==> flow/design.v <==
`timescale 1ns / 1ps
module display_controller(
	input clk,  
	input rst,
	output hSync, vSync,
	output reg bright,
	output reg[9:0] hCount, 
	output reg [9:0] vCount  
	);
	always @ (posedge clk, posedge rst)
		begin
		if (rst)
			begin
			hCount <= 0;
			vCount <= 0;
			end
		else if (hCount < 10'd799)
			begin
			hCount <= hCount + 1;
			end
		else if (vCount < 10'd524)
			begin
			hCount <= 0;
			vCount <= vCount + 1;
			end
		else
			begin
			hCount <= 0;
			vCount <= 0;
			end
		end
	assign hSync = (hCount < 96) ? 0:1;
	assign vSync = (vCount < 2) ? 0:1;
	always @(posedge clk, posedge rst)
		begin
		if (rst)
			bright <= 0;
		else if(hCount > 10'd143 && hCount < 10'd784 && vCount > 10'd34 && vCount < 10'd516)
			bright <= 1;
		else
			bright <= 0;
		end	
endmodule
`timescale 1ns / 1ps
module game_control(
	input clk,
	input en,  
	input bright,
	input rst,
	input up, input left, input right, input down,
	input [9:0] hCount, vCount,
	output reg [11:0] rgb,
	output reg [3:0] lives 
   );
	wire block_fill;
	wire block_white_fill_2;
	wire block_white_fill_3;
	wire block_white_fill_4;
	wire block_white_fill_5;
	wire block_white_fill_6;
	wire block_white_fill_7;
	wire block_white_fill_8;
	wire block_white_fill_9;
	wire block_white_fill_10;
	wire block_white_fill_11;
	wire block_red_fill_2;
	wire block_red_fill_3;
	wire block_red_fill_4;
	wire block_red_fill_5;
	wire block_red_fill_6;
	wire block_red_fill_7;
	wire block_red_fill_8;
	wire block_red_fill_9;
	wire block_red_fill_10;
	wire block_red_fill_11;
	wire block_blue_fill_2;
	wire block_blue_fill_3;
	wire block_blue_fill_4;
	wire block_blue_fill_5;
	wire block_blue_fill_6;
	wire block_blue_fill_7;
	wire block_blue_fill_8;
	wire block_blue_fill_9;
	wire block_blue_fill_10;
	wire block_blue_fill_11;
	wire ball_fill;
	wire start_screen;
	wire win_screen;
	wire lost_screen;
	reg [1:0] enablewhite2;
	reg [1:0] enablewhite3;
	reg [1:0] enablewhite4;
	reg [1:0] enablewhite5;
	reg [1:0] enablewhite6;
	reg [1:0] enablewhite7;
	reg [1:0] enablewhite8;
	reg [1:0] enablewhite9;
	reg [1:0] enablewhite10;
	reg [1:0] enablewhite11;
	reg [1:0] enablered2;
	reg [1:0] enablered3;
	reg [1:0] enablered4;
	reg [1:0] enablered5;
	reg [1:0] enablered6;
	reg [1:0] enablered7;
	reg [1:0] enablered8;
	reg [1:0] enablered9;
	reg [1:0] enablered10;
	reg [1:0] enablered11;
	reg [1:0] enableblue2;
	reg [1:0] enableblue3;
	reg [1:0] enableblue4;
	reg [1:0] enableblue5;
	reg [1:0] enableblue6;
	reg [1:0] enableblue7;
	reg [1:0] enableblue8;
	reg [1:0] enableblue9;
	reg [1:0] enableblue10;
	reg [1:0] enableblue11;
	reg reg_down;
	reg [9:0] xpos, ypos;
	reg [9:0] xpos2, ypos2;
	reg [1:0] move;
	reg [1:0] ydirection;
	reg [1:0] ydir_b, ydir_n;
	reg ydir_nset;
	reg [1:0] xdirection;
	reg [1:0] xspeed;
	parameter BLACK  = 12'b0000_0000_0000;
	parameter WHITE  = 12'b1111_1111_1111;
	parameter RED    = 12'b1111_0000_0000;
	parameter GREEN  = 12'b0000_1111_0000;
	parameter GREY   = 12'b0101_0101_0101;
	parameter YELLOW = 12'b1111_1111_0000;
	parameter CYAN   = 12'b0000_1111_1111;
	parameter BLUE   = 12'b0000_0000_1111;
	always@ (*) begin
		if(reg_down == 1)
			if(~bright )	 
				rgb = 12'b0000_0000_0000;
			else if (lives < 1 && lost_screen && !(enableblue2 == 0 && enableblue3 == 0 && enableblue4 == 0 && enableblue5 == 0 && enableblue6 == 0 && enableblue7 == 0 
			&& enableblue8 == 0 && enableblue9 == 0 && enableblue10 == 0 && enableblue11 == 0 && enablered2 == 0 && enablered3 == 0 && enablered4 == 0 
			&& enablered5 == 0 && enablered6 == 0 && enablered7 == 0 && enablered8 == 0 && enablered9 == 0 && enablered10 == 0 && enablered11 == 0 &&
			enablewhite2 == 0 && enablewhite3 == 0 && enablewhite4 == 0 && enablewhite5 == 0 && enablewhite6 == 0 && enablewhite7 == 0 && enablewhite8 == 0 && 
			enablewhite9 == 0 && enablewhite10 == 0 && enablewhite11 == 0))
				rgb = RED;
			else if (lives >= 1 && block_fill && !(enableblue2 == 0 && enableblue3 == 0 && enableblue4 == 0 && enableblue5 == 0 && enableblue6 == 0 && enableblue7 == 0 
			&& enableblue8 == 0 && enableblue9 == 0 && enableblue10 == 0 && enableblue11 == 0 && enablered2 == 0 && enablered3 == 0 && enablered4 == 0 
			&& enablered5 == 0 && enablered6 == 0 && enablered7 == 0 && enablered8 == 0 && enablered9 == 0 && enablered10 == 0 && enablered11 == 0 &&
			enablewhite2 == 0 && enablewhite3 == 0 && enablewhite4 == 0 && enablewhite5 == 0 && enablewhite6 == 0 && enablewhite7 == 0 && enablewhite8 == 0 && 
			enablewhite9 == 0 && enablewhite10 == 0 && enablewhite11 == 0)) 
				rgb = GREY; 
			else if (lives >= 1 && block_white_fill_2 || block_white_fill_3 || block_white_fill_4 || block_white_fill_5 || block_white_fill_6 || block_white_fill_7|| 
			block_white_fill_8 || block_white_fill_9 || block_white_fill_10 || block_white_fill_11) 
				rgb = WHITE; 
			else if (lives >= 1 && block_red_fill_2 || block_red_fill_3 || block_red_fill_4 || block_red_fill_5 || block_red_fill_6 || block_red_fill_7|| 
			block_red_fill_8 || block_red_fill_9 || block_red_fill_10 || block_red_fill_11)
				rgb = RED; 
			else if (lives >= 1 && block_blue_fill_2 || block_blue_fill_3 || block_blue_fill_4 || block_blue_fill_5 || block_blue_fill_6 || block_blue_fill_7|| 
			block_blue_fill_8 || block_blue_fill_9 || block_blue_fill_10 || block_blue_fill_11)
				rgb = BLUE;
			else if (lives >= 1 && ball_fill && !(enableblue2 == 0 && enableblue3 == 0 && enableblue4 == 0 && enableblue5 == 0 && enableblue6 == 0 && enableblue7 == 0 
			&& enableblue8 == 0 && enableblue9 == 0 && enableblue10 == 0 && enableblue11 == 0 && enablered2 == 0 && enablered3 == 0 && enablered4 == 0 
			&& enablered5 == 0 && enablered6 == 0 && enablered7 == 0 && enablered8 == 0 && enablered9 == 0 && enablered10 == 0 && enablered11 == 0 &&
			enablewhite2 == 0 && enablewhite3 == 0 && enablewhite4 == 0 && enablewhite5 == 0 && enablewhite6 == 0 && enablewhite7 == 0 && enablewhite8 == 0 && 
			enablewhite9 == 0 && enablewhite10 == 0 && enablewhite11 == 0))
				rgb = CYAN;
			else if(lives >= 1 && enableblue2 == 0 && enableblue3 == 0 && enableblue4 == 0 && enableblue5 == 0 && enableblue6 == 0 && enableblue7 == 0 
			&& enableblue8 == 0 && enableblue9 == 0 && enableblue10 == 0 && enableblue11 == 0 && enablered2 == 0 && enablered3 == 0 && enablered4 == 0 
			&& enablered5 == 0 && enablered6 == 0 && enablered7 == 0 && enablered8 == 0 && enablered9 == 0 && enablered10 == 0 && enablered11 == 0 &&
			enablewhite2 == 0 && enablewhite3 == 0 && enablewhite4 == 0 && enablewhite5 == 0 && enablewhite6 == 0 && enablewhite7 == 0 && enablewhite8 == 0 && 
			enablewhite9 == 0 && enablewhite10 == 0 && enablewhite11 == 0 && win_screen)
				rgb = GREEN;
			else	
				rgb= BLACK;	
		else
		  if(~bright )	 
		      rgb = 12'b0000_0000_0000;
		  else if (start_screen)
		      rgb = YELLOW;
		  else
		      rgb = BLACK;
	end
	assign block_fill= vCount>=(ypos-5) && vCount<=(ypos+5) && hCount>=(xpos-50) && hCount<=(xpos+50);
	assign start_screen = ((hCount>= 10'd148) && (hCount <= 10'd776)) && ((vCount >= 10'd40) && (vCount <= 10'd600));
	assign win_screen = ((hCount>= 10'd148) && (hCount <= 10'd776)) && ((vCount >= 10'd40) && (vCount <= 10'd600));
	assign lost_screen = ((hCount>= 10'd148) && (hCount <= 10'd776)) && ((vCount >= 10'd40) && (vCount <= 10'd600));
	assign block_white_fill_2= ((hCount>= 10'd148) && (hCount <= 10'd209)) && ((vCount >= 10'd40) && (vCount <= 10'd90) && (enablewhite2)) ? 1 : 0;
	assign block_white_fill_3= ((hCount>= 10'd211) && (hCount <= 10'd272)) && ((vCount >= 10'd40) && (vCount <= 10'd90) && (enablewhite3)) ? 1 : 0;
	assign block_white_fill_4= ((hCount>= 10'd274) && (hCount <= 10'd335)) && ((vCount >= 10'd40) && (vCount <= 10'd90) && (enablewhite4)) ? 1 : 0;
	assign block_white_fill_5= ((hCount>= 10'd337) && (hCount <= 10'd398)) && ((vCount >= 10'd40) && (vCount <= 10'd90) && (enablewhite5)) ? 1 : 0;
	assign block_white_fill_6= ((hCount>= 10'd400) && (hCount <= 10'd461)) && ((vCount >= 10'd40) && (vCount <= 10'd90) && (enablewhite6)) ? 1 : 0;
	assign block_white_fill_7= ((hCount>= 10'd463) && (hCount <= 10'd524)) && ((vCount >= 10'd40) && (vCount <= 10'd90) && (enablewhite7)) ? 1 : 0;
	assign block_white_fill_8= ((hCount>= 10'd526) && (hCount <= 10'd587)) && ((vCount >= 10'd40) && (vCount <= 10'd90) && (enablewhite8)) ? 1 : 0;
	assign block_white_fill_9= ((hCount>= 10'd589) && (hCount <= 10'd650)) && ((vCount >= 10'd40) && (vCount <= 10'd90) && (enablewhite9)) ? 1 : 0;
	assign block_white_fill_10= ((hCount>= 10'd652) && (hCount <= 10'd713)) && ((vCount >= 10'd40) && (vCount <= 10'd90) && (enablewhite10)) ? 1 : 0;
	assign block_white_fill_11= ((hCount>= 10'd715) && (hCount <= 10'd776)) && ((vCount >= 10'd40) && (vCount <= 10'd90) && (enablewhite11)) ? 1 : 0;
	assign block_red_fill_2= ((hCount>= 10'd148) && (hCount <= 10'd209)) && ((vCount >= 10'd91) && (vCount <= 10'd141) && (enablered2)) ? 1 : 0;
	assign block_red_fill_3= ((hCount>= 10'd211) && (hCount <= 10'd272)) && ((vCount >= 10'd91) && (vCount <= 10'd141) && (enablered3)) ? 1 : 0;
	assign block_red_fill_4= ((hCount>= 10'd274) && (hCount <= 10'd335)) && ((vCount >= 10'd91) && (vCount <= 10'd141) && (enablered4)) ? 1 : 0;
	assign block_red_fill_5= ((hCount>= 10'd337) && (hCount <= 10'd398)) && ((vCount >= 10'd91) && (vCount <= 10'd141) && (enablered5)) ? 1 : 0;
	assign block_red_fill_6= ((hCount>= 10'd400) && (hCount <= 10'd461)) && ((vCount >= 10'd91) && (vCount <= 10'd141) && (enablered6)) ? 1 : 0;
	assign block_red_fill_7= ((hCount>= 10'd463) && (hCount <= 10'd524)) && ((vCount >= 10'd91) && (vCount <= 10'd141) && (enablered7)) ? 1 : 0;
	assign block_red_fill_8= ((hCount>= 10'd526) && (hCount <= 10'd587)) && ((vCount >= 10'd91) && (vCount <= 10'd141) && (enablered8)) ? 1 : 0;
	assign block_red_fill_9= ((hCount>= 10'd589) && (hCount <= 10'd650)) && ((vCount >= 10'd91) && (vCount <= 10'd141) && (enablered9)) ? 1 : 0;
	assign block_red_fill_10= ((hCount>= 10'd652) && (hCount <= 10'd713)) && ((vCount >= 10'd91) && (vCount <= 10'd141) && (enablered10)) ? 1 : 0;
	assign block_red_fill_11= ((hCount>= 10'd715) && (hCount <= 10'd776)) && ((vCount >= 10'd91) && (vCount <= 10'd141) && (enablered11)) ? 1 : 0;
	assign block_blue_fill_2= ((hCount>= 10'd148) && (hCount <= 10'd209)) && ((vCount >= 10'd142) && (vCount <= 10'd192) && (enableblue2)) ? 1 : 0;
	assign block_blue_fill_3= ((hCount>= 10'd211) && (hCount <= 10'd272)) && ((vCount >= 10'd142) && (vCount <= 10'd192) && (enableblue3)) ? 1 : 0;
	assign block_blue_fill_4= ((hCount>= 10'd274) && (hCount <= 10'd335)) && ((vCount >= 10'd142) && (vCount <= 10'd192) && (enableblue4)) ? 1 : 0;
	assign block_blue_fill_5= ((hCount>= 10'd337) && (hCount <= 10'd398)) && ((vCount >= 10'd142) && (vCount <= 10'd192) && (enableblue5)) ? 1 : 0;
	assign block_blue_fill_6= ((hCount>= 10'd400) && (hCount <= 10'd461)) && ((vCount >= 10'd142) && (vCount <= 10'd192) && (enableblue6)) ? 1 : 0;
	assign block_blue_fill_7= ((hCount>= 10'd463) && (hCount <= 10'd524)) && ((vCount >= 10'd142) && (vCount <= 10'd192) && (enableblue7)) ? 1 : 0;
	assign block_blue_fill_8= ((hCount>= 10'd526) && (hCount <= 10'd587)) && ((vCount >= 10'd142) && (vCount <= 10'd192) && (enableblue8)) ? 1 : 0;
	assign block_blue_fill_9= ((hCount>= 10'd589) && (hCount <= 10'd650)) && ((vCount >= 10'd142) && (vCount <= 10'd192) && (enableblue9)) ? 1 : 0;
	assign block_blue_fill_10= ((hCount>= 10'd652) && (hCount <= 10'd713)) && ((vCount >= 10'd142) && (vCount <= 10'd192) && (enableblue10)) ? 1 : 0;
	assign block_blue_fill_11= ((hCount>= 10'd715) && (hCount <= 10'd776)) && ((vCount >= 10'd142) && (vCount <= 10'd192) && (enableblue11)) ? 1 : 0;
	assign ball_fill =  (vCount>=(ypos2) && vCount<=(ypos2) && hCount>=(xpos2-10) && hCount<=(xpos2+10) || 
	                     vCount>=(ypos2-1) && vCount<=(ypos2+1) && hCount>=(xpos2-10) && hCount<=(xpos2+10)||
						 vCount>=(ypos2-2) && vCount<=(ypos2+2) && hCount>=(xpos2-10) && hCount<=(xpos2+10)|| 
	                     vCount>=(ypos2-3) && vCount<=(ypos2+3) && hCount>=(xpos2-8) && hCount<=(xpos2+8)||
						 vCount>=(ypos2-4) && vCount<=(ypos2+4) && hCount>=(xpos2-8) && hCount<=(xpos2+8) ||
	                     vCount>=(ypos2-5) && vCount<=(ypos2+5) && hCount>=(xpos2-6) && hCount<=(xpos2+6) ||
						 vCount>=(ypos2-6) && vCount<=(ypos2+6) && hCount>=(xpos2-6) && hCount<=(xpos2+6) ||
	                     vCount>=(ypos2-7) && vCount<=(ypos2+7) && hCount>=(xpos2-4) && hCount<=(xpos2+4)||
						 vCount>=(ypos2-7) && vCount<=(ypos2+7) && hCount>=(xpos2-4) && hCount<=(xpos2+4)||
	                     vCount>=(ypos2-8) && vCount<=(ypos2+8) && hCount>=(xpos2-2) && hCount<=(xpos2+2) ||
	                     vCount>=(ypos2-9) && vCount<=(ypos2+9) && hCount>=(xpos2-1) && hCount<=(xpos2+1));
	always@ (posedge clk, posedge rst)
		begin
			if(rst)
			begin
				reg_down <= 0;
				move <= 0;
			end	
		    else if (en && down) 
				reg_down <= 1;
			else if(en && up && reg_down == 1)
				move <=1;
		end
	always@(posedge clk, posedge rst) 
	begin
		if(rst)
			begin 
				lives <= 3'd3;
				enablewhite2 <= 1;
				enablewhite3 <= 1;
				enablewhite4 <= 1;
				enablewhite5 <= 1;
				enablewhite6 <= 1;
				enablewhite7 <= 1;
				enablewhite8 <= 1;
				enablewhite9 <= 1;
				enablewhite10 <= 1;
				enablewhite11 <= 1;
				enablered2 <= 1;
				enablered3 <= 1;
				enablered4 <= 1;
				enablered5 <= 1;
				enablered6 <= 1;
				enablered7 <= 1;
				enablered8 <= 1;
				enablered9 <= 1;
				enablered10 <= 1;
				enablered11 <= 1;
				enableblue2 <= 1;
				enableblue3 <= 1;
				enableblue4 <= 1;
				enableblue5 <= 1;
				enableblue6 <= 1;
				enableblue7 <= 1;
				enableblue8 <= 1;
				enableblue9 <= 1;
				enableblue10 <= 1;
				enableblue11 <= 1;
				xpos <= 450;
				ypos <= 470;
				xpos2 <= 450;
				ypos2 <= 456;
				ydirection <= 1;
				xdirection <= 2;
				xspeed <= 0;
			end
		else if (en && reg_down == 1)
			begin
			ydir_b = ydirection;
			ydir_n = ydirection;
			ydir_nset = 1'b0;
			if ((ypos2 + 4 > 465) && (ypos2 + 4 < 467) && ydir_b == 0) 
				begin
					if ((xpos2 >= xpos - 50) && (xpos2 <= xpos + 50))
						begin ydir_n = 1; ydir_nset = 1'b1; end
					if ((xpos2 >= xpos - 1) && (xpos2 <= xpos + 1))
						begin
							xdirection <= 2;
							xspeed <= 0;
						end
					if ((xpos2 >= xpos - 50) && (xpos2 <= xpos -27))
						begin
							xdirection <= 0;
							xspeed <= 2;
						end
					if ((xpos2 >= xpos - 26) && (xpos2 <= xpos - 2))
						begin
							xdirection <= 0;
							xspeed <= 1;
						end
					if ((xpos2 >= xpos + 2) && (xpos2 <= xpos + 26))
						begin
							xdirection <= 1;
							xspeed <= 1;
						end
					if ((xpos2 >= xpos + 27) && (xpos2 <= xpos +50))
					begin
						xdirection <= 1;
						xspeed <= 2;
					end
			end
			begin
				if ((ypos2 - 4 <= 192))
					begin
						if ((xpos2 - 10 >= 148) && (xpos2 + 10 <= 210) && (enableblue2))
						begin
							enableblue2 <= 0;
							ydir_b = 0;
						end
						if ((xpos2 - 10 >= 211) && (xpos2 + 10 <= 273) && (enableblue3))
						begin
							enableblue3 <= 0;
							ydir_b = 0;
						end
						if ((xpos2 - 10 >= 274) && (xpos2 + 10 <= 336) && (enableblue4))
						begin
							enableblue4 <= 0;
							ydir_b = 0;
						end
						if ((xpos2 - 10 >= 337) && (xpos2 + 10 <= 399) && (enableblue5))
						begin
							enableblue5 <= 0;
							ydir_b = 0;
						end
						if ((xpos2 - 10 >= 400) && (xpos2 + 10 <= 462) && (enableblue6))
						begin
							enableblue6 <= 0;
							ydir_b = 0;
						end
						if ((xpos2 - 10 >= 461) && (xpos2 + 10 <= 525) && (enableblue7))
						begin
							enableblue7 <= 0;
							ydir_b = 0;
						end
						if ((xpos2 - 10 >= 526) && (xpos2 + 10 <= 588) && (enableblue8))
						begin
							enableblue8 <= 0;
							ydir_b = 0;
						end
						if ((xpos2 - 10 >= 589) && (xpos2 + 10 <= 651) && (enableblue9))
						begin
							enableblue9 <= 0;
							ydir_b = 0;
						end
						if ((xpos2 - 10 >= 652) && (xpos2 + 10 <= 714) && (enableblue10))
						begin
							enableblue10 <= 0;
							ydir_b = 0;
						end
						if ((xpos2 - 10 >= 715) && (xpos2 + 10 <= 778) && (enableblue11))
						begin
							enableblue11 <= 0;
							ydir_b = 0;
						end
					end
			end
			begin
				if ((ypos2 + 4 <= 146) && (ypos2 + 4 >= 142) && (ydir_b == 0))
					begin
						if ((xpos2 - 10 >= 148) && (xpos2 + 10 <= 210) && (enableblue2))
						begin
							enableblue2 <= 0;
							ydir_b = 1;
						end
						if ((xpos2 - 10 >= 211) && (xpos2 + 10 <= 273) && (enableblue3))
						begin
							enableblue3 <= 0;
							ydir_b = 1;
						end
						if ((xpos2 - 10 >= 274) && (xpos2 + 10 <= 336) && (enableblue4))
						begin
							enableblue4 <= 0;
							ydir_b = 1;
						end
						if ((xpos2 - 10 >= 337) && (xpos2 + 10 <= 399) && (enableblue5))
						begin
							enableblue5 <= 0;
							ydir_b = 1;
						end
						if ((xpos2 - 10 >= 400) && (xpos2 + 10 <= 462) && (enableblue6))
						begin
							enableblue6 <= 0;
							ydir_b = 1;
						end
						if ((xpos2 - 10 >= 463) && (xpos2 + 10 <= 525) && (enableblue7))
						begin
							enableblue7 <= 0;
							ydir_b = 1;
						end
						if ((xpos2 - 10 >= 526) && (xpos2 + 10 <= 588) && (enableblue8))
						begin
							enableblue8 <= 0;
							ydir_b = 1;
						end
						if ((xpos2 - 10 >= 589) && (xpos2 + 10 <= 651) && (enableblue9))
						begin
							enableblue9 <= 0;
							ydir_b = 1;
						end
						if ((xpos2 - 10 >= 652) && (xpos2 + 10 <= 714) && (enableblue10))
						begin
							enableblue10 <= 0;
							ydir_b = 1;
						end
						if ((xpos2 - 10 >= 715) && (xpos2 + 10 <= 776) && (enableblue11))
						begin
							enableblue11 <= 0;
							ydir_b = 1;
						end
					end
			end
			begin
				if ((ypos2 - 4 <= 192) && (ypos2 - 4 >= 142))
					begin
						if ((xpos2 - 10 >= 205) && (xpos2 - 10 <= 209) && (enableblue2))
						begin
							enableblue2 <= 0;
							xdirection <= 1;
						end
						if ((xpos2 + 10 >= 148) && (xpos2 + 10 <= 152) && (enableblue2))
						begin
							enableblue2 <= 0;
							xdirection <= 0;
						end
						if ((xpos2 - 10 >= 268) && (xpos2 - 10 <= 272) && (enableblue3))
						begin
							enableblue3 <= 0;
							xdirection <= 1;
						end
						if ((xpos2 + 10 >= 211) && (xpos2 + 10 <= 215) && (enableblue3))
						begin
							enableblue3 <= 0;
							xdirection <= 0;
						end
						if ((xpos2 - 10 >= 331) && (xpos2 - 10 <= 335) && (enableblue4))
						begin
							enableblue4 <= 0;
							xdirection <= 1;
						end
						if ((xpos2 + 10 >= 274) && (xpos2 + 10 <= 278) && (enableblue4))
						begin
							enableblue4 <= 0;
							xdirection <= 0;
						end
						if ((xpos2 - 10 >= 394) && (xpos2 - 10 <= 398) && (enableblue5))
						begin
							enableblue5 <= 0;
							xdirection <= 1;
						end
						if ((xpos2 + 10 >= 337) && (xpos2 + 10 <= 341) && (enableblue5))
						begin
							enableblue5 <= 0;
							xdirection <= 0;
						end
						if ((xpos2 - 10 >= 457) && (xpos2 - 10 <= 461) && (enableblue6))
						begin
							enableblue6 <= 0;
							xdirection <= 1;
						end
						if ((xpos2 + 10 >= 400) && (xpos2 + 10 <= 404) && (enableblue6))
						begin
							enableblue6 <= 0;
							xdirection <= 0;
						end
						if ((xpos2 - 10 >= 520) && (xpos2 - 10 <= 524) && (enableblue7))
						begin
							enableblue7 <= 0;
							xdirection <= 1;
						end
						if ((xpos2 + 10 >= 463) && (xpos2 + 10 <= 467) && (enableblue7))
						begin
							enableblue7 <= 0;
							xdirection <= 0;
						end
						if ((xpos2 - 10 >= 583) && (xpos2 - 10 <= 587) && (enableblue8))
						begin
							enableblue8 <= 0;
							xdirection <= 1;
						end
						if ((xpos2 + 10 >= 526) && (xpos2 + 10 <= 530) && (enableblue8))
						begin
							enableblue8 <= 0;
							xdirection <= 0;
						end
						if ((xpos2 - 10 >= 646) && (xpos2 - 10 <= 650) && (enableblue9))
						begin
							enableblue9 <= 0;
							xdirection <= 1;
						end
						if ((xpos2 + 10 >= 589) && (xpos2 + 10 <= 593) && (enableblue9))
						begin
							enableblue9 <= 0;
							xdirection <= 0;
						end
						if ((xpos2 - 10 >= 709) && (xpos2 - 10 <= 713) && (enableblue10))
						begin
							enableblue10 <= 0;
							xdirection <= 1;
						end
						if ((xpos2 + 10 >= 652) && (xpos2 + 10 <= 656) && (enableblue10))
						begin
							enableblue10 <= 0;
							xdirection <= 0;
						end
						if ((xpos2 - 10 >= 772) && (xpos2 - 10 <= 776) && (enableblue11))
						begin
							enableblue11 <= 0;
							xdirection <= 1;
						end
						if ((xpos2 + 10 >= 715) && (xpos2 + 10 <= 719) && (enableblue11))
						begin
							enableblue11 <= 0;
							xdirection <= 0;
						end
					end
			end
			begin
				if ((ypos2 - 4 <= 141))
					begin
						if ((xpos2 - 10 >= 148) && (xpos2 + 10 <= 210) && (enablered2))
						begin
							enablered2 <= 0;
							ydir_b = 0;
						end
						if ((xpos2 - 10 >= 211) && (xpos2 + 10 <= 273) && (enablered3))
						begin
							enablered3 <= 0;
							ydir_b = 0;
						end
						if ((xpos2 - 10 >= 274) && (xpos2 + 10 <= 336) && (enablered4))
						begin
							enablered4 <= 0;
							ydir_b = 0;
						end
						if ((xpos2 - 10 >= 337) && (xpos2 + 10 <= 399) && (enablered5))
						begin
							enablered5 <= 0;
							ydir_b = 0;
						end
						if ((xpos2 - 10 >= 400) && (xpos2 + 10 <= 462) && (enablered6))
						begin
							enablered6 <= 0;
							ydir_b = 0;
						end
						if ((xpos2 - 10 >= 463) && (xpos2 + 10 <= 525) && (enablered7))
						begin
							enablered7 <= 0;
							ydir_b = 0;
						end
						if ((xpos2 - 10 >= 526) && (xpos2 + 10 <= 588) && (enablered8))
						begin
							enablered8 <= 0;
							ydir_b = 0;
						end
						if ((xpos2 - 10 >= 589) && (xpos2 + 10 <= 651) && (enablered9))
						begin
							enablered9 <= 0;
							ydir_b = 0;
						end
						if ((xpos2 - 10 >= 652) && (xpos2 + 10 <= 714) && (enablered10))
						begin
							enablered10 <= 0;
							ydir_b = 0;
						end
						if ((xpos2 - 10 >= 715) && (xpos2 + 10 <= 778) && (enablered11))
						begin
							enablered11 <= 0;
							ydir_b = 0;
						end
					end
			end	
			begin
				if ((ypos2 + 4 <= 92) && ydir_b == 0)
					begin
						if ((xpos2 - 10 >= 148) && (xpos2 + 10 <= 210) && (enablered2))
						begin
							enablered2 <= 0;
							ydir_b = 1;
						end
						if ((xpos2 - 10 >= 211) && (xpos2 + 10 <= 273) && (enablered3))
						begin
							enablered3 <= 0;
							ydir_b = 1;
						end
						if ((xpos2 - 10 >= 274) && (xpos2 + 10 <= 336) && (enablered4))
						begin
							enablered4 <= 0;
							ydir_b = 1;
						end
						if ((xpos2 - 10 >= 337) && (xpos2 + 10 <= 399) && (enablered5))
						begin
							enablered5 <= 0;
							ydir_b = 1;
						end
						if ((xpos2 - 10 >= 400) && (xpos2 + 10 <= 462) && (enablered6))
						begin
							enablered6 <= 0;
							ydir_b = 1;
						end
						if ((xpos2 - 10 >= 463) && (xpos2 + 10 <= 525) && (enablered7))
						begin
							enablered7 <= 0;
							ydir_b = 1;
						end
						if ((xpos2 - 10 >= 526) && (xpos2 + 10 <= 588) && (enablered8))
						begin
							enablered8 <= 0;
							ydir_b = 1;
						end
						if ((xpos2 - 10 >= 589) && (xpos2 + 10 <= 651) && (enablered9))
						begin
							enablered9 <= 0;
							ydir_b = 1;
						end
						if ((xpos2 - 10 >= 652) && (xpos2 + 10 <= 714) && (enablered10))
						begin
							enablered10 <= 0;
							ydir_b = 1;
						end
						if ((xpos2 - 10 >= 715) && (xpos2 + 10 <= 778) && (enablered11))
						begin
							enablered11 <= 0;
							ydir_b = 1;
						end
					end
			end	
			begin
				if ((ypos2 - 4 <= 141) && (ypos2 - 4 >= 91))
					begin
						if ((xpos2 - 10 >= 205) && (xpos2 - 10 <= 209) && (enablered2))
						begin
							enablered2 <= 0;
							xdirection <= 1;
						end
						if ((xpos2 + 10 >= 148) && (xpos2 + 10 <= 152) && (enablered2))
						begin
							enablered2 <= 0;
							xdirection <= 0;
						end
						if ((xpos2 - 10 >= 268) && (xpos2 - 10 <= 272) && (enablered3))
						begin
							enablered3 <= 0;
							xdirection <= 1;
						end
						if ((xpos2 + 10 >= 211) && (xpos2 + 10 <= 215) && (enablered3))
						begin
							enablered3 <= 0;
							xdirection <= 0;
						end
						if ((xpos2 - 10 >= 331) && (xpos2 - 10 <= 335) && (enablered4))
						begin
							enablered4 <= 0;
							xdirection <= 1;
						end
						if ((xpos2 + 10 >= 274) && (xpos2 + 10 <= 278) && (enablered4))
						begin
							enablered4 <= 0;
							xdirection <= 0;
						end
						if ((xpos2 - 10 >= 394) && (xpos2 - 10 <= 398) && (enablered5))
						begin
							enablered5 <= 0;
							xdirection <= 1;
						end
						if ((xpos2 + 10 >= 337) && (xpos2 + 10 <= 341) && (enablered5))
						begin
							enablered5 <= 0;
							xdirection <= 0;
						end
						if ((xpos2 - 10 >= 457) && (xpos2 - 10 <= 461) && (enablered6))
						begin
							enablered6 <= 0;
							xdirection <= 1;
						end
						if ((xpos2 + 10 >= 400) && (xpos2 + 10 <= 404) && (enablered6))
						begin
							enablered6 <= 0;
							xdirection <= 0;
						end
						if ((xpos2 - 10 >= 520) && (xpos2 - 10 <= 524) && (enablered7))
						begin
							enablered7 <= 0;
							xdirection <= 1;
						end
						if ((xpos2 + 10 >= 463) && (xpos2 + 10 <= 467) && (enablered7))
						begin
							enablered7 <= 0;
							xdirection <= 0;
						end
						if ((xpos2 - 10 >= 583) && (xpos2 - 10 <= 587) && (enablered8))
						begin
							enablered8 <= 0;
							xdirection <= 1;
						end
						if ((xpos2 + 10 >= 526) && (xpos2 + 10 <= 530) && (enablered8))
						begin
							enablered8 <= 0;
							xdirection <= 0;
						end
						if ((xpos2 - 10 >= 646) && (xpos2 - 10 <= 650) && (enablered9))
						begin
							enablered9 <= 0;
							xdirection <= 1;
						end
						if ((xpos2 + 10 >= 589) && (xpos2 + 10 <= 593) && (enablered9))
						begin
							enablered9 <= 0;
							xdirection <= 0;
						end
						if ((xpos2 - 10 >= 709) && (xpos2 - 10 <= 713) && (enablered10))
						begin
							enablered10 <= 0;
							xdirection <= 1;
						end
						if ((xpos2 + 10 >= 652) && (xpos2 + 10 <= 656) && (enablered10))
						begin
							enablered10 <= 0;
							xdirection <= 0;
						end
						if ((xpos2 - 10 >= 772) && (xpos2 - 10 <= 776) && (enablered11))
						begin
							enablered11 <= 0;
							xdirection <= 1;
						end
						if ((xpos2 + 10 >= 715) && (xpos2 + 10 <= 719) && (enablered11))
						begin
							enablered11 <= 0;
							xdirection <= 0;
						end
					end
			end
			begin
				if ((ypos2 - 4 <= 90))
					begin
						if ((xpos2 - 10 >= 148) && (xpos2 + 10 <= 210) && (enablewhite2))
						begin
							enablewhite2 <= 0;
							ydir_b = 0;
						end
						if ((xpos2 - 10 >= 211) && (xpos2 + 10 <= 273) && (enablewhite3))
						begin
							enablewhite3 <= 0;
							ydir_b = 0;
						end
						if ((xpos2 - 10 >= 274) && (xpos2 + 10 <= 336) && (enablewhite4))
						begin
							enablewhite4 <= 0;
							ydir_b = 0;
						end
						if ((xpos2 - 10 >= 337) && (xpos2 + 10 <= 399) && (enablewhite5))
						begin
							enablewhite5 <= 0;
							ydir_b = 0;
						end
						if ((xpos2 - 10 >= 400) && (xpos2 + 10 <= 462) && (enablewhite6))
						begin
							enablewhite6 <= 0;
							ydir_b = 0;
						end
						if ((xpos2 - 10 >= 463) && (xpos2 + 10 <= 525) && (enablewhite7))
						begin
							enablewhite7 <= 0;
							ydir_b = 0;
						end
						if ((xpos2 - 10 >= 526) && (xpos2 + 10 <= 588) && (enablewhite8))
						begin
							enablewhite8 <= 0;
							ydir_b = 0;
						end
						if ((xpos2 - 10 >= 589) && (xpos2 + 10 <= 651) && (enablewhite9))
						begin
							enablewhite9 <= 0;
							ydir_b = 0;
						end
						if ((xpos2 - 10 >= 652) && (xpos2 + 10 <= 714) && (enablewhite10))
						begin
							enablewhite10 <= 0;
							ydir_b = 0;
						end
						if ((xpos2 - 10 >= 715) && (xpos2 + 10 <= 778) && (enablewhite11))
						begin
							enablewhite11 <= 0;
							ydir_b = 0;
						end
					end
			end
			begin
				if ((ypos2 - 4 <= 90) && (ypos2 - 4 >= 40))
					begin
						if ((xpos2 - 10 >= 205) && (xpos2 - 10 <= 209) && (enablewhite2))
						begin
							enablewhite2 <= 0;
							xdirection <= 1;
						end
						if ((xpos2 + 10 >= 148) && (xpos2 + 10 <= 152) && (enablewhite2))
						begin
							enablewhite2 <= 0;
							xdirection <= 0;
						end
						if ((xpos2 - 10 >= 268) && (xpos2 - 10 <= 272) && (enablewhite3))
						begin
							enablewhite3 <= 0;
							xdirection <= 1;
						end
						if ((xpos2 + 10 >= 211) && (xpos2 + 10 <= 215) && (enablewhite3))
						begin
							enablewhite3 <= 0;
							xdirection <= 0;
						end
						if ((xpos2 - 10 >= 331) && (xpos2 - 10 <= 335) && (enablewhite4))
						begin
							enablewhite4 <= 0;
							xdirection <= 1;
						end
						if ((xpos2 + 10 >= 274) && (xpos2 + 10 <= 278) && (enablewhite4))
						begin
							enablewhite4 <= 0;
							xdirection <= 0;
						end
						if ((xpos2 - 10 >= 394) && (xpos2 - 10 <= 398) && (enablewhite5))
						begin
							enablewhite5 <= 0;
							xdirection <= 1;
						end
						if ((xpos2 + 10 >= 337) && (xpos2 + 10 <= 341) && (enablewhite5))
						begin
							enablewhite5 <= 0;
							xdirection <= 0;
						end
						if ((xpos2 - 10 >= 457) && (xpos2 - 10 <= 461) && (enablewhite6))
						begin
							enablewhite6 <= 0;
							xdirection <= 1;
						end
						if ((xpos2 + 10 >= 400) && (xpos2 + 10 <= 404) && (enablewhite6))
						begin
							enablewhite6 <= 0;
							xdirection <= 0;
						end
						if ((xpos2 - 10 >= 520) && (xpos2 - 10 <= 524) && (enablewhite7))
						begin
							enablewhite7 <= 0;
							xdirection <= 1;
						end
						if ((xpos2 + 10 >= 463) && (xpos2 + 10 <= 467) && (enablewhite7))
						begin
							enablewhite7 <= 0;
							xdirection <= 0;
						end
						if ((xpos2 - 10 >= 583) && (xpos2 - 10 <= 587) && (enablewhite8))
						begin
							enablewhite8 <= 0;
							xdirection <= 1;
						end
						if ((xpos2 + 10 >= 526) && (xpos2 + 10 <= 530) && (enablewhite8))
						begin
							enablewhite8 <= 0;
							xdirection <= 0;
						end
						if ((xpos2 - 10 >= 646) && (xpos2 - 10 <= 650) && (enablewhite9))
						begin
							enablewhite9 <= 0;
							xdirection <= 1;
						end
						if ((xpos2 + 10 >= 589) && (xpos2 + 10 <= 593) && (enablewhite9))
						begin
							enablewhite9 <= 0;
							xdirection <= 0;
						end
						if ((xpos2 - 10 >= 709) && (xpos2 - 10 <= 713) && (enablewhite10))
						begin
							enablewhite10 <= 0;
							xdirection <= 1;
						end
						if ((xpos2 + 10 >= 652) && (xpos2 + 10 <= 656) && (enablewhite10))
						begin
							enablewhite10 <= 0;
							xdirection <= 0;
						end
						if ((xpos2 - 10 >= 772) && (xpos2 - 10 <= 776) && (enablewhite11))
						begin
							enablewhite11 <= 0;
							xdirection <= 1;
						end
						if ((xpos2 + 10 >= 715) && (xpos2 + 10 <= 719) && (enablewhite11))
						begin
							enablewhite11 <= 0;
							xdirection <= 0;
						end
					end
			end
		if ((ypos2 - 4 <= 41) && (ydir_b)) 
			begin ydir_n = 0; ydir_nset = 1'b1; end
		if ((xpos2 - 5 <= 147) && (xdirection == 0)) 
			xdirection <= 1;
		if ((xpos2 + 5 >= 777) && (xdirection == 1)) 
			xdirection <= 0;
		if(move && ypos2 <= 475)
			begin
				if (ydir_b == 1)
					ypos2 <= ypos2 - 2;
				else if (ydir_b == 0)
					ypos2 <= ypos2 + 2;
				else if (ydir_b == 2)
					ypos2 <= ypos2 - 1;
				if (xdirection == 0)
				begin
					if (xspeed == 2)
					begin
						if( xpos2 - 4 >= 148)
							xpos2 <= xpos2 - 4;
					end
					else if (xspeed == 1)
					begin
						if( xpos2 - 2 >= 148)
							xpos2 <= xpos2 - 2;
					end
				end
				else if (xdirection == 1)
				begin
					if (xspeed == 2)
					begin
						if( xpos2 + 4 <= 776)
							xpos2 <= xpos2 + 4;
					end
					else if (xspeed == 1)
					begin
						if( xpos2 + 2 <= 776)
							xpos2 <= xpos2 + 2;
					end
				end
				else if (xdirection == 2)
				begin
					xpos2 <= xpos2;
				end
			end
		else if (ypos2 >= 471)
			begin 
				lives <= lives - 3'd1;
				if (ypos2 >= 472)
					begin
						xpos <= 450;
						ypos <= 470;
						xpos2 <= 450;
						ypos2 <= 456;
						begin ydir_n = 1; ydir_nset = 1'b1; end
						xdirection <= 2;
					end
			end
		if(right) 
			begin
				xpos<=xpos+4;  
				if(xpos>=730)  
					xpos<=730;
			end
		else if(left) 
			begin
				xpos<=xpos-4;
				if(xpos<=200)
					xpos<=200;
			end
			ydirection <= ydir_nset ? ydir_n : ydir_b;
		end
	end
endmodule
module display_lives(
	input clk,
	input[3:0] displayNumber,
	output reg [3:0] anode,
	output reg [6:0] ssdOut	
    );
	reg [20:0] refresh;
	reg [3:0] LEDNumber;
	wire [1:0] LEDCounter;
	always @ (posedge clk)
	begin
		refresh <= refresh + 21'd1;
	end
	assign LEDCounter = refresh[20:19];
	always @ (*)
	 begin
		begin
			anode = 4'b1110;
			LEDNumber = displayNumber;
		end	
	end
	always @ (*)
    begin
        case (LEDNumber)
        4'd0: ssdOut = 7'b0000001;     
        4'd1: ssdOut = 7'b1001111; 
        4'd2: ssdOut = 7'b0010010; 
        4'd3: ssdOut = 7'b0000110;  
        default: ssdOut = 7'b0000110; 
        endcase
    end
endmodule
`timescale 1ns / 1ps
module vga_top(
	input ClkPort,
	input BtnC,
	input BtnU,
	input BtnD,
	input BtnR,
	input BtnL,
	input MoveTick,  
	output hSync, vSync,
	output [3:0] vgaR, vgaG, vgaB,
	output An0, An1, An2, An3, An4, An5, An6, An7,
	output Ca, Cb, Cc, Cd, Ce, Cf, Cg, Dp,
	output MemOE, MemWR, RamCS, QuadSpiFlashCS
	);
	wire Reset;
	assign Reset=BtnC;
	wire bright;
	wire[9:0] hc, vc;
	wire[3:0] lives;
	wire [6:0] ssdOut;
	wire [3:0] anode;
	wire [11:0] rgb;
	display_controller dc(.clk(ClkPort), .rst(Reset), .hSync(hSync), .vSync(vSync), .bright(bright), .hCount(hc), .vCount(vc));
	game_control sc(.clk(ClkPort), .en(MoveTick), .bright(bright), .rst(BtnC), .up(BtnU), .down(BtnD),.left(BtnL),.right(BtnR),.hCount(hc), .vCount(vc), .rgb(rgb), .lives(lives));
	display_lives cnt(.clk(ClkPort), .displayNumber(lives), .anode(anode), .ssdOut(ssdOut));
	assign vgaR = rgb[11 : 8];
	assign vgaG = rgb[7  : 4];
	assign vgaB = rgb[3  : 0];
	assign {MemOE, MemWR, RamCS, QuadSpiFlashCS} = 4'b1111;
	assign {An7, An6, An5, An4, An3, An2, An1, An0} = {4'b1111, anode};
	assign {Ca, Cb, Cc, Cd, Ce, Cf, Cg} = ssdOut[6 : 0];
	assign Dp = 1'b1;  
endmodule
==> flow/run.sh <==
#!/bin/bash
# the make line also repeats each setting of config.mk as NAME=value (left out here)
make -C /OpenROAD-flow-scripts/flow DESIGN_CONFIG=/design/flow/config.mk WORK_HOME=/design/flow/orfs CLKGATE_MAP_FILE= finish
==> flow/config.mk <==
export PLATFORM = sky130hd
export DESIGN_NAME = vga_top
export DESIGN_NICKNAME = vga_top
export VERILOG_FILES = /design/flow/design.v
export SDC_FILE = /design/flow/constraint.sdc
export NUM_CORES = 4
export LEC_CHECK = 0
export CAP_MARGIN = 20
export CORE_MARGIN = 2
export CORE_UTILIZATION = 60
export SLEW_MARGIN = 20
==> flow/constraint.sdc <==
create_clock -name core_clock -period 5.31 [get_ports {ClkPort}]
set_input_delay 1.0620 -clock core_clock [delete_from_list [all_inputs] [get_ports {ClkPort}]]
set_output_delay 1.0620 -clock core_clock [all_outputs]
set_load 0.01 [all_outputs]
==> metrics.sh, run 1 <==
POWER.GROUP.TOP='combinational cells'
POST-SYNTH-TOP-COUNT-CELL='sky130_fd_sc_hd__ha_1'
FLOORPLANUTILIZATION_PCT=60.84
MIN_PERIOD_PS=5505
WORST_R2R_SETUP_SLACK_PS=-10
CRIT_SLOWEST_CELL='sky130_fd_sc_hd__dfstp_2'
WP_DATA_REQUIRED_PS=4250
POWER_SWITCHING_SHARE_PCT=53.50
OUTCOME='finished with violations'
YS_FF=120
TIMING.FINAL.CRIT_SHARE_PCT=103.7
POST_DP_CELL_AREA_UM2=25650
SETUP.WORST_PATH.CLASS='reg -> out'
CTS-BUFFERS-INSERTED=17
TRITONCTS_NUM_SINKS=120
WORSTREGTOREGCELLS=19
PWR.GROUP.SEQUENTIAL_mW=1.23
HOLD_WS_PS=473.4
YS_SH_XOR_PCT=8.693
NET-SWITCHING-POWER_mW=6.258
CTS.ROOT.BUFFER_CELL='sky130_fd_sc_hd__clkbuf_16'
FINALHOLDVIOLATIONS=0
FIRSTDRTPASSITERS=12
CP_SLOWEST_STAGE_DELAY_PS=600
YS_CHIP_AREA_UM2=22910
WORST_HOLD_STARTPOINT='sc.enableblue6[0]'
FLOORPLAN.CORE_AREA_UM2=37670
SYNTH_COMPOUND_GATE_AREA_SHARE_PCT=26.40
SYN_INST=3012
SYNTH.TOP_CELLS.BY_AREA='sky130_fd_sc_hd__ha_1, sky130_fd_sc_hd__dfrtp_1, sky130_fd_sc_hd__xnor2_1'
PG_CLK_mW=1.22
POST_SYNTH_MOST_FREQUENT_CELLS='sky130_fd_sc_hd__ha_1, sky130_fd_sc_hd__nand2_1, sky130_fd_sc_hd__nor2_1, sky130_fd_sc_hd__xnor2_1, sky130_fd_sc_hd__a21oi_1'
POWERDENSITY_nW_PER_UM2=428.5
CP.DEPTH=19
TOTAL_CONGESTION_OVERFLOW=0
CLOCK_LATENCY_PS=480
CLKSLEWWORSTSETUPHOLDPATHS_PS=70
IO_BUFFERS=26
CORE.ROWCOUNT=71
POWER_FRAC_SEQ_PCT=10.5
ANTENNA_CELLS_INSERTED=0
FINAL_SETUP_VIOLATING_ENDPOINTS=9
CP.BUFFERS_INVERTERS=4
CTS_TREE='built'
CHIPAREA_UM2=39770
YOSYSUNIQUECELLTYPES=122
FINAL_MAX_SLEW_VIOL_COUNT=0
SYNTH-EDFF-COUNT=0
DRT_WL_TOTAL_UM=102300
DETAILROUTE.VIA_COUNT=27430
DR.FIRST_ITER.DRC_COUNT=4247
TOP_LEVEL_PORTS=41
ANT_NETS=0
POWER.LEAKAGE_nW=12.31
CTS.HOLD.BUFFERS_ADDED=0
INTERNAL-POWER_mW=5.439
VIOLATIONS='setup timing'
CRIT_PATH_CELL_TRACE='buf_4 -> ha_4 -> and3_4 -> buf_6 -> nand3_1 -> nor2_2 -> xnor2_1 -> ha_1 -> nand4_1 -> nor4_4 -> o32ai_2 -> o32a_1 -> a2111oi_4 -> a2111oi_4 -> buf_6 -> a21o_1 -> and3_4 -> a22oi_2 -> buf_2'
LOG.WARNING_COUNT=93
N_FILL_CELL=2928
FINALINSTANCEAREA_UM2=27300
POST_DP_HPWL_UM=76600
WORST_R2R_ENDPOINT='sc.xdirection[2]'
CRITPATHLAUNCH='sc.ypos2[3]'
POST_DRT_VIA_CELL_RATIO=7.217
DIEHEIGHT_UM=199.4
SYNTHADDERAREAFRAC_PCT=20.67
MAXCAPVIOLATIONS=0
REG2REG_FROM='sc.ypos2[3]'
START_KIND='register'
SYNTH-WARNING-COUNT=3
FIRST_PASS_GRT_WIRE_LENGTH_UM=152200
MAXIMUM_COUNT_OF_CLOCK_BUFFERS_ALONG_A_SINGLE_PATH=2
SYNTH.CELL_AREA_UM2=22910
ASYNC_FLOP_SHARE_PCT=100.0
GRT_UTIL_ALL_LAYERS_PCT=50.38
ROUTED_WIRE_LENGTH_PER_INSTANCE_UM=26.93
NETLIST_LOGIC_FAMILY_TOP='AND-OR/OR-AND gates'
DRC_ERRORS=0
HOLD_DEPTH=2
SYNTH.LARGEST_AREA_CELL='sky130_fd_sc_hd__ha_1'
FIN_TOTAL_PWR_mW=11.70
SKEW_PS=19.65
MOST_FREQUENTLY_USED_FLOP_MASTER_AFTER_SYNTHESIS='sky130_fd_sc_hd__dfrtp_1'
MIN-DELAY-PATH-CLASS='reg -> reg'
FIRST_GLOBAL_VIAS=26030
SYNTH.CELLMIX.SIMPLESHARE_PCT=24.59
ANTENNA_VIOLATIONS_BEFORE_REPAIR=0
AREAGROWTHSYNTHTOFINISH_PCT=19.14
GP_ROUTABILITY_CONGESTION=1.117
FMAX_GHz=0.1817
MUXSHAREOFSYNTHAREA_PCT=1.179
CRIT_PATH_CAPTURE='vgaG[2]'
GRT_SETUP_UNREPAIRED='yes'
TIMING.CRITICAL_PATH.ARRIVAL_PS=4440
PG_COMB_mW=9.24
CRITPATHTOPFAMILY='simple AND/OR/NAND/NOR gates'
WORSTPATHMAXFANOUT=5
SYNTH_SEQ_SHARE_PCT=13.35
SLEW_HEADROOM_PCT=31.29
DESTINATION_OF_THE_WORST_HOLD_PATH='sc.enableblue6[0]'
DIE-WIDTH_UM=199.4
SYNTHDOMINANTCELLAREASHARE_PCT=20.59
PEAKVDDDROP_uV=310.4
TIGHTESTPINTRANSITION_PS=1021
YS_CELLS=3012
MAXIMUM_NUMBER_OF_PINS_ON_ONE_NET_BEFORE_GLOBAL_ROUTE_REPAIR=52
WORST_SLACK_PS=-194.5
COMBPWRFRAC_PCT=79.0
FINAL_NET_COUNT=3660
CLOCKPOWERSHARE_PCT=10.5
WORST_SETUP_PATH_END_KIND='primary output'
PLACEMENT.SETUP.WORST_SLACK_PS=-269.1
CLOCK_TREE.HTREE_LEVEL_COUNT=4
SYN_AVG_CELL_AREA_UM2=7.608
==> area by class of cell <==
| cell class | count | area (um2) | share of cell area [%] |
|---|---|---|---|
| Clock buffer | 17 | 425.4 | 1.558 |
| Clock inverter | 15 | 151.4 | 0.5546 |
| Inverter | 109 | 421.7 | 1.545 |
| Multi-Input combinational cell | 2639 | 19490 | 71.38 |
| Sequential cell | 120 | 3069 | 11.24 |
| Tap cell | 511 | 639.4 | 2.342 |
| Timing Repair Buffer | 389 | 3105 | 11.38 |
==> per-layer routing <==
layer	vias up	GRT usage (%)	wire length, um
li1	11690	-	-
met1	12760	62.94	37630
met2	2322	74.46	41900
met3	661	17.11	15010
met4	0	31.17	7795
met5	-	0	0
==> stage by stage <==
step	setup TNS, ps	utilization (%)	std cells
floorplan	0	-	3024
finish	-1274	72.48	3800
global route	-2160	72.48	3800
CTS	0	70.99	3775
detailed placement	-2094	68.09	3731
global placement	-993.1	68.09	3731
==> what timing repair did <==
action | 4_1_cts | 5_1_grt
endpoints found under the hold margin | 0 | 0
pin swaps | 38 | 46
resized | 138 | 89
cloned | 0 | 1
buffers inserted | 13 | 24
endpoints found under the setup margin | 13 | 20
==> run 2, diff against run 1 <==
ABC_AREA = 1   (was not set)
CAP_MARGIN = 35   (was 20)
CORE_UTILIZATION = 62   (was 60)
CTS_CLUSTER_DIAMETER = 171   (was not set)
GPL_ROUTABILITY_DRIVEN = 0   (was not set)
PLACE_DENSITY_LB_ADDON = 0.21   (was not set)
SETUP_SLACK_MARGIN = 1.76   (was not set)
clock period = 9.61 ns   (was 5.31 ns; I/O delays follow)
==> run 2 against run 1 <==
Non-clock buffer count down 320; register-to-register slack better by 3900 ps; power fell by 21%; worst setup slack better by 2000 ps; count of clock-buffer cells in the layout stayed put; now clean on timing, DRC and antenna; sequential power shrank 9%; final cell count is 20% higher; largest cell class unchanged; clock skew decreased by 2.6 ps; area after synthesis increased by 11%; synthesized cell count is 34% higher; first-iteration DRC count is 5.3% higher; largest power group unchanged.
==> metrics.sh, run 2 <==
NET-SWITCHING-POWER_mW=5.995  # -4.2%
AREAGROWTHSYNTHTOFINISH_PCT=5.295
PG_COMB_mW=7.44  # -19%
FIN_TNS_SETUP_PS=0  # +1274 ps
POWER_FRAC_SEQ_PCT=12.1  # +1.6 points
SYNTH.CELL_AREA_UM2=25520  # +11%
IO_BUFFERS=26  # unchanged
TOTAL_CONGESTION_OVERFLOW=0  # unchanged
DRT_WL_TOTAL_UM=98200  # -4.0%
DESTINATION_OF_THE_WORST_HOLD_PATH='sc.enablered9[0]'
YS_CHIP_AREA_UM2=25520  # +11%
FIRST_PASS_GRT_WIRE_LENGTH_UM=150200  # -1.3%
CTS-BUFFERS-INSERTED=17  # unchanged
FINAL_CELLS=4563  # +20%
TIMING.CRITICAL_PATH.ARRIVAL_PS=5840  # +1400 ps
CLKSLEWWORSTSETUPHOLDPATHS_PS=80  # about the same
FIRST_GLOBAL_VIAS=27260  # +4.7%
REG2REG_FROM='sc.ypos2[4]'
SLEW_HEADROOM_PCT=37.10  # +5.8 points
PEAKVDDDROP_uV=269.7  # -13%
SETUP.WORST_PATH.CLASS='reg -> out'
SYNTH-EDFF-COUNT=0  # unchanged
POST-SYNTH-TOP-COUNT-CELL='sky130_fd_sc_hd__nand2_1'
CLOCK_LATENCY_PS=500  # +20 ps
POST_DRT_VIA_CELL_RATIO=6.541  # -9.4%
DIEHEIGHT_UM=206.9  # +3.7%
YOSYSUNIQUECELLTYPES=82  # -33%
ANT_NETS=0  # unchanged
TRITONCTS_NUM_SINKS=120  # unchanged
DETAILROUTE.VIA_COUNT=29850  # +8.8%
FINALHOLDVIOLATIONS=0  # unchanged
SYNTH.LARGEST_AREA_CELL='sky130_fd_sc_hd__ha_1'
CP.BUFFERS_INVERTERS=3  # -1
CLOCKPOWERSHARE_PCT=7.4  # -3.1 points
WORST_SLACK_PS=1853  # +2047 ps
CRIT_PATH_CAPTURE='vgaG[3]'
MAXCAPVIOLATIONS=0  # unchanged
CTS.ROOT.BUFFER_CELL='sky130_fd_sc_hd__clkbuf_16'
N_FILL_CELL=3854  # +32%
SYNTH_SEQ_SHARE_PCT=11.99  # -1.4 points
MIN-DELAY-PATH-CLASS='reg -> reg'
CRITPATHLAUNCH='sc.xpos2[1]'
FIRSTDRTPASSITERS=8  # -4
ANTENNA_VIOLATIONS_BEFORE_REPAIR=2  # +2
MOST_FREQUENTLY_USED_FLOP_MASTER_AFTER_SYNTHESIS='sky130_fd_sc_hd__dfrtp_1'
SYNTH.TOP_CELLS.BY_AREA='sky130_fd_sc_hd__ha_1, sky130_fd_sc_hd__nand2_1, sky130_fd_sc_hd__nor2_1'
POST_DP_HPWL_UM=75150  # -1.9%
START_KIND='register'
DRC_ERRORS=0  # unchanged
SYN_AVG_CELL_AREA_UM2=6.338  # -17%
SYN_INST=4027  # +34%
FINAL_SETUP_VIOLATING_ENDPOINTS=0  # -9
ROUTED_WIRE_LENGTH_PER_INSTANCE_UM=21.52  # -20%
SYNTHADDERAREAFRAC_PCT=18.48  # -2.2 points
GRT_UTIL_ALL_LAYERS_PCT=45.40  # -5.0 points
TIGHTESTPINTRANSITION_PS=943.4  # -77.75 ps
INTERNAL-POWER_mW=3.248  # -40%
POWER.GROUP.TOP='combinational cells'
CORE.ROWCOUNT=74  # +4.2%
FINALINSTANCEAREA_UM2=26870  # -1.6%
CHIPAREA_UM2=42800  # +7.6%
GRT_SETUP_UNREPAIRED='no'
CP.DEPTH=20  # +1
MAXIMUM_NUMBER_OF_PINS_ON_ONE_NET_BEFORE_GLOBAL_ROUTE_REPAIR=57  # +9.6%
FINAL_NET_COUNT=4401  # +20%
WORST_R2R_ENDPOINT='sc.xdirection[2]'
SYNTH_COMPOUND_GATE_AREA_SHARE_PCT=18.47  # -7.9 points
CTS_TREE='built'
MIN_PERIOD_PS=7757
CRIT_SLOWEST_CELL='sky130_fd_sc_hd__dfstp_2'
FINAL_MAX_SLEW_VIOL_COUNT=0  # unchanged
YS_SH_XOR_PCT=5.138  # -3.6 points
WORST_HOLD_STARTPOINT='sc.enablered9[0]'
PG_CLK_mW=0.686  # -44%
COMBPWRFRAC_PCT=80.5  # +1.5 points
POST_SYNTH_MOST_FREQUENT_CELLS='sky130_fd_sc_hd__nand2_1, sky130_fd_sc_hd__nor2_1, sky130_fd_sc_hd__inv_1, sky130_fd_sc_hd__ha_1, sky130_fd_sc_hd__a21oi_1'
FMAX_GHz=0.1289
POWER_SWITCHING_SHARE_PCT=64.86  # +11 points
NUMPLACEDINSTANCES=4522  # +21%
TOP_LEVEL_PORTS=41  # unchanged
YS_CELLS=4027  # +34%
NETLIST_LOGIC_FAMILY_TOP='simple AND/OR/NAND/NOR gates'
FLOORPLAN.CORE_AREA_UM2=40740  # +8.2%
FLOORPLANUTILIZATION_PCT=62.65  # +1.8 points
WP_DATA_REQUIRED_PS=7690  # +3440 ps
OUTCOME='timing/DRC/antenna clean'
SYNTH.CELLMIX.SIMPLESHARE_PCT=35.25  # +11 points
TIMING.FINAL.CRIT_SHARE_PCT=80.72  # -23 points
WORSTREGTOREGCELLS=23  # +4
YS_FF=120  # unchanged
PLACEMENT.SETUP.WORST_SLACK_PS=2417  # +2687 ps
POWERDENSITY_nW_PER_UM2=344.0  # -20%
HOLD_WS_PS=439.5  # -33.95 ps
HOLD_DEPTH=2  # unchanged
WORST_SETUP_PATH_END_KIND='primary output'
DR.FIRST_ITER.DRC_COUNT=4474  # +5.3%
SYNTH-WARNING-COUNT=3  # unchanged
PWR.GROUP.SEQUENTIAL_mW=1.12  # -9%
CRITPATHTOPFAMILY='simple AND/OR/NAND/NOR gates'
MUXSHAREOFSYNTHAREA_PCT=0  # -1.2 points
CP_SLOWEST_STAGE_DELAY_PS=810  # +210 ps
LOG.WARNING_COUNT=90  # -3.2%
SKEW_PS=17.06  # -2.592 ps
POWER.LEAKAGE_nW=13.42  # +9.0%
WORST_R2R_SETUP_SLACK_PS=3920  # +3930 ps
DIE-WIDTH_UM=206.9  # +3.7%
SYNTHDOMINANTCELLAREASHARE_PCT=18.48  # -2.1 points
POST_DP_CELL_AREA_UM2=26200  # +2.2%
CRIT_PATH_CELL_TRACE='clkinvlp_4 -> buf_4 -> ha_1 -> or2_2 -> a221oi_1 -> o221ai_1 -> a21o_1 -> a21oi_1 -> nor3_1 -> nand3_1 -> nand3_1 -> nor2_1 -> nand2_1 -> nand2_1 -> nand2_1 -> nand3_1 -> nand2_1 -> nand3_1 -> nand2_1 -> clkdlybuf4s50_1'
MAXIMUM_COUNT_OF_CLOCK_BUFFERS_ALONG_A_SINGLE_PATH=2  # unchanged
CPMOSTUSEDCELL='sky130_fd_sc_hd__nand2_1'
WORSTPATHMAXFANOUT=18  # +13
CLOCK_TREE.HTREE_LEVEL_COUNT=4  # unchanged
CTS.HOLD.BUFFERS_ADDED=0  # unchanged
ASYNC_FLOP_SHARE_PCT=100.0  # unchanged
## run 2: area by class of cell
type	instances	area, um2	share of cell area, %
diodes	1	2.502	0.009312
multi-input cells	3244	19810	73.72
clock inverters	15	155.1	0.5773
inverters	565	2141	7.966
repair buffers	69	605.6	2.253
clock buffers	17	425.4	1.583
flip-flops and latches	120	3067	11.41
well taps	532	665.6	2.477
## run 2: per-layer routing
metal  part of all wire, %  wire (um)  global-route usage, %
met4                   7.8       7698                  29.89
met3                    15      14750                  15.97
met2                    41      40040                  67.20
met5                 0.095         93                  1.152
met1                    36      35610                  55.48
## run 2: repair_timing
item,CTS,global route
setup buffers,0,6
gates resized,0,10
endpoints found under the setup margin,0,8
## run 2: metrics by stage
stage,utilization (%),total power [mW]
5_1_grt,65.96,9.900
3_3_place_gp,64.14,8.015
2_1_floorplan,-,6.165
3_5_place_dp,64.32,8.114
6_report,65.96,9.243
4_1_cts,65.74,8.825
==> run 3, diff against run 2 <==
CAP_MARGIN = 20   (was 35)
CORE_ASPECT_RATIO = 1.96   (was not set)
CORE_UTILIZATION = 40   (was 62)
CTS_CLUSTER_DIAMETER = 311   (was 171)
CTS_CLUSTER_SIZE = 99   (was not set)
GPL_ROUTABILITY_DRIVEN = not set   (was 0)
HOLD_SLACK_MARGIN = -0.07   (was not set)
PLACE_DENSITY = 0.36   (was not set)
PLACE_DENSITY_LB_ADDON = not set   (was 0.21)
SETUP_SLACK_MARGIN = not set   (was 1.76)
clock period = 12.0 ns   (was 9.61 ns; I/O delays follow)
==> run 3 against run 2 <==
Non-clock buffer count grew 2; highest routed layer unchanged; largest power group unchanged; final cell count grew 7.1%; still clean; sequential power shrank 22%.
==> metrics.sh, run 3 <==
REG2REG_FROM='sc.xpos2[1]'
YS_FF=120  # unchanged
PG_COMB_mW=6.62  # -11%
MOST_FREQUENTLY_USED_FLOP_MASTER_AFTER_SYNTHESIS='sky130_fd_sc_hd__dfrtp_1'
TIMING.CRITICAL_PATH.ARRIVAL_PS=6130  # +290 ps
TIGHTESTPINTRANSITION_PS=1209  # +265.5 ps
POWER_SWITCHING_SHARE_PCT=67.05  # +2.2 points
YS_CELLS=4027  # unchanged
WORST_HOLD_STARTPOINT='sc.enablered2[0]'
ASYNC_FLOP_SHARE_PCT=100.0  # unchanged
POWERDENSITY_nW_PER_UM2=297.1  # -14%
PEAKVDDDROP_uV=170.8  # -37%
HOLD_DEPTH=2  # unchanged
CTS.ROOT.BUFFER_CELL='sky130_fd_sc_hd__clkbuf_16'
DESTINATION_OF_THE_WORST_HOLD_PATH='sc.enablered2[0]'
DR.FIRST_ITER.DRC_COUNT=2560  # -43%
OUTCOME='timing/DRC/antenna clean'
MIN_PERIOD_PS=8533
SLEW_HEADROOM_PCT=19.11  # -18 points
CLOCK_TREE.HTREE_LEVEL_COUNT=4  # unchanged
SYNTH-WARNING-COUNT=3  # unchanged
TOTAL_CONGESTION_OVERFLOW=0  # unchanged
YOSYSUNIQUECELLTYPES=82  # unchanged
CTS-BUFFERS-INSERTED=17  # unchanged
NETLIST_LOGIC_FAMILY_TOP='simple AND/OR/NAND/NOR gates'
CLOCKPOWERSHARE_PCT=7.7  # +0.3 points
CRITPATHTOPFAMILY='buffers and inverters'
WORST_R2R_SETUP_SLACK_PS=5620  # +1700 ps
LOG.WARNING_COUNT=92  # +2.2%
FIRST_PASS_GRT_WIRE_LENGTH_UM=198200  # +32%
POST_DRT_VIA_CELL_RATIO=6.204  # -5.2%
POWER.LEAKAGE_nW=13.46  # +0.29%
POWER_FRAC_SEQ_PCT=10.8  # -1.3 points
COMBGATEAREA_UM2=19830  # about the same
PWR.GROUP.SEQUENTIAL_mW=0.877  # -22%
MAXIMUM_COUNT_OF_CLOCK_BUFFERS_ALONG_A_SINGLE_PATH=2  # unchanged
START_KIND='register'
GRT_SETUP_UNREPAIRED='no'
SKEW_PS=24.70  # +7.643 ps
FIRSTDRTPASSITERS=6  # -2
FLOORPLANUTILIZATION_PCT=40.44  # -22 points
FINALHOLDVIOLATIONS=0  # unchanged
SYNTH-EDFF-COUNT=0  # unchanged
FIN_UTIL_PCT=43.30  # -23 points
MUXSHAREOFSYNTHAREA_PCT=0  # unchanged
FLOORPLAN.CORE_AREA_UM2=63110  # +55%
MIN-DELAY-PATH-CLASS='reg -> reg'
FIN_TNS_SETUP_PS=0  # unchanged
SYNTH.TOP_CELLS.BY_AREA='sky130_fd_sc_hd__ha_1, sky130_fd_sc_hd__nand2_1, sky130_fd_sc_hd__nor2_1'
POST_SYNTH_MOST_FREQUENT_CELLS='sky130_fd_sc_hd__nand2_1, sky130_fd_sc_hd__nor2_1, sky130_fd_sc_hd__inv_1, sky130_fd_sc_hd__ha_1, sky130_fd_sc_hd__a21oi_1'
INTERNAL-POWER_mW=2.675  # -18%
ANT_NETS=0  # unchanged
TIMING.FINAL.CRIT_SHARE_PCT=71.11  # -9.6 points
MAXIMUM_NUMBER_OF_PINS_ON_ONE_NET_BEFORE_GLOBAL_ROUTE_REPAIR=78  # +37%
CRITPATHLAUNCH='sc.xpos2[1]'
DIEHEIGHT_UM=357.6  # +73%
CRIT_SLOWEST_CELL='sky130_fd_sc_hd__dfstp_2'
SYNTH.CELLMIX.SIMPLESHARE_PCT=35.25  # unchanged
SYNTH.CELL_AREA_UM2=25520  # unchanged
ANTENNA_VIOLATIONS_BEFORE_REPAIR=7  # +5
NET-SWITCHING-POWER_mW=5.445  # -9.2%
DIE-WIDTH_UM=184.4  # -11%
IO_BUFFERS=26  # unchanged
DRT_WL_TOTAL_UM=136900  # +39%
TOP_LEVEL_PORTS=41  # unchanged
CLKSLEWWORSTSETUPHOLDPATHS_PS=70  # about the same
ROUTED_WIRE_LENGTH_PER_INSTANCE_UM=28.03  # +30%
SYNTH.LARGEST_AREA_CELL='sky130_fd_sc_hd__ha_1'
WP_DATA_REQUIRED_PS=9600  # +1910 ps
CHIPAREA_UM2=65960  # +54%
POST-SYNTH-TOP-COUNT-CELL='sky130_fd_sc_hd__nand2_1'
SYNTHADDERAREAFRAC_PCT=18.48  # unchanged
CORE.ROWCOUNT=129  # +74%
WORSTPATHMAXFANOUT=19  # +1
FINAL_MAX_SLEW_VIOL_COUNT=0  # unchanged
SYNTHDOMINANTCELLAREASHARE_PCT=18.48  # unchanged
CRIT_PATH_CAPTURE='vgaG[3]'
CP_SLOWEST_STAGE_DELAY_PS=850  # +40 ps
DETAILROUTE.VIA_COUNT=30310  # +1.5%
FIRST_GLOBAL_VIAS=30380  # +11%
POWER.GROUP.TOP='combinational cells'
WORSTREGTOREGCELLS=26  # +13%
AREAGROWTHSYNTHTOFINISH_PCT=7.074
COMBPWRFRAC_PCT=81.5  # +1.0 points
SYNTH_COMPOUND_GATE_AREA_SHARE_PCT=18.47  # unchanged
SYNTH_SEQ_SHARE_PCT=11.99  # unchanged
FINAL_SETUP_VIOLATING_ENDPOINTS=0  # unchanged
PG_CLK_mW=0.624  # -9.0%
CP.BUFFERS_INVERTERS=4  # +1
GRT_UTIL_ALL_LAYERS_PCT=41.65  # -3.7 points
WORST_SETUP_PATH_END_KIND='primary output'
CTS.HOLD.BUFFERS_ADDED=0  # unchanged
POST_DP_HPWL_UM=106600  # +42%
TRITONCTS_NUM_SINKS=120  # unchanged
CTS_RESIZED=0  # unchanged
SYN_AVG_CELL_AREA_UM2=6.338  # unchanged
CRIT_PATH_CELL_TRACE='inv_1 -> ha_1 -> clkinv_1 -> ha_1 -> inv_1 -> o21bai_1 -> a21oi_1 -> o221a_2 -> o21ai_0 -> o311ai_2 -> nand2_1 -> a21oi_1 -> a21oi_1 -> nand2_1 -> nand2_1 -> nand2_1 -> nand3_1 -> nand2_1 -> nand3_1 -> nand2_1 -> clkdlybuf4s50_1'
GP_ROUTABILITY_CONGESTION=1.064
SETUP.WORST_PATH.CLASS='reg -> out'
CPMOSTUSEDCELL='sky130_fd_sc_hd__nand2_1'
FINAL_NET_COUNT=4403  # +0.045%
POSTCTSSETUPBUFFERS=0  # unchanged
YS_SH_XOR_PCT=5.138  # unchanged
REGAREA_UM2=3059  # -0.24%
N_FILL_CELL=6845  # +78%
FMAX_GHz=0.1172
SYN_INST=4027  # unchanged
YS_CHIP_AREA_UM2=25520  # unchanged
MAXCAPVIOLATIONS=0  # unchanged
WORST_R2R_ENDPOINT='sc.xdirection[1]'
DRC_ERRORS=0  # unchanged
CLOCK_LATENCY_PS=520  # +20 ps
CP.DEPTH=21  # +5.0%
CTS_TREE='built'
run 3: cell type report:
class | instances | share of cell area (%)
timing repair buffer | 71 | 2.202
multi-input combinational | 3244 | 72.56
clock inverter | 12 | 0.6914
clock buffer | 20 | 1.635
antenna | 2 | 0.01831
sequential | 120 | 11.19
tap | 851 | 3.896
inverter | 565 | 7.806
run 3: metrics by stage:
stage	total power [mW]	cell area (um2)	setup WS [ps]	hold slack [ps]	std cells
global placement	7.049	26640	4050	429.9	4849
global route	8.649	27320	3185	452.3	4883
floorplan	4.938	25570	5794	423.9	4039
finish	8.120	27330	3467	439.6	4885
detailed placement	7.133	26640	4134	430.8	4849
CTS	7.782	27280	3594	442.0	4881
run 3: per-layer routing:
metal,GRT usage [%],up-vias,wire [um]
li1,-,13720,-
met1,36.18,14160,41710
met2,71.97,1598,65770
met3,12.16,819,10390
met4,46.64,10,19000
met5,0,-,74
No activity file was given, so power comes from the tool's default toggle rates.
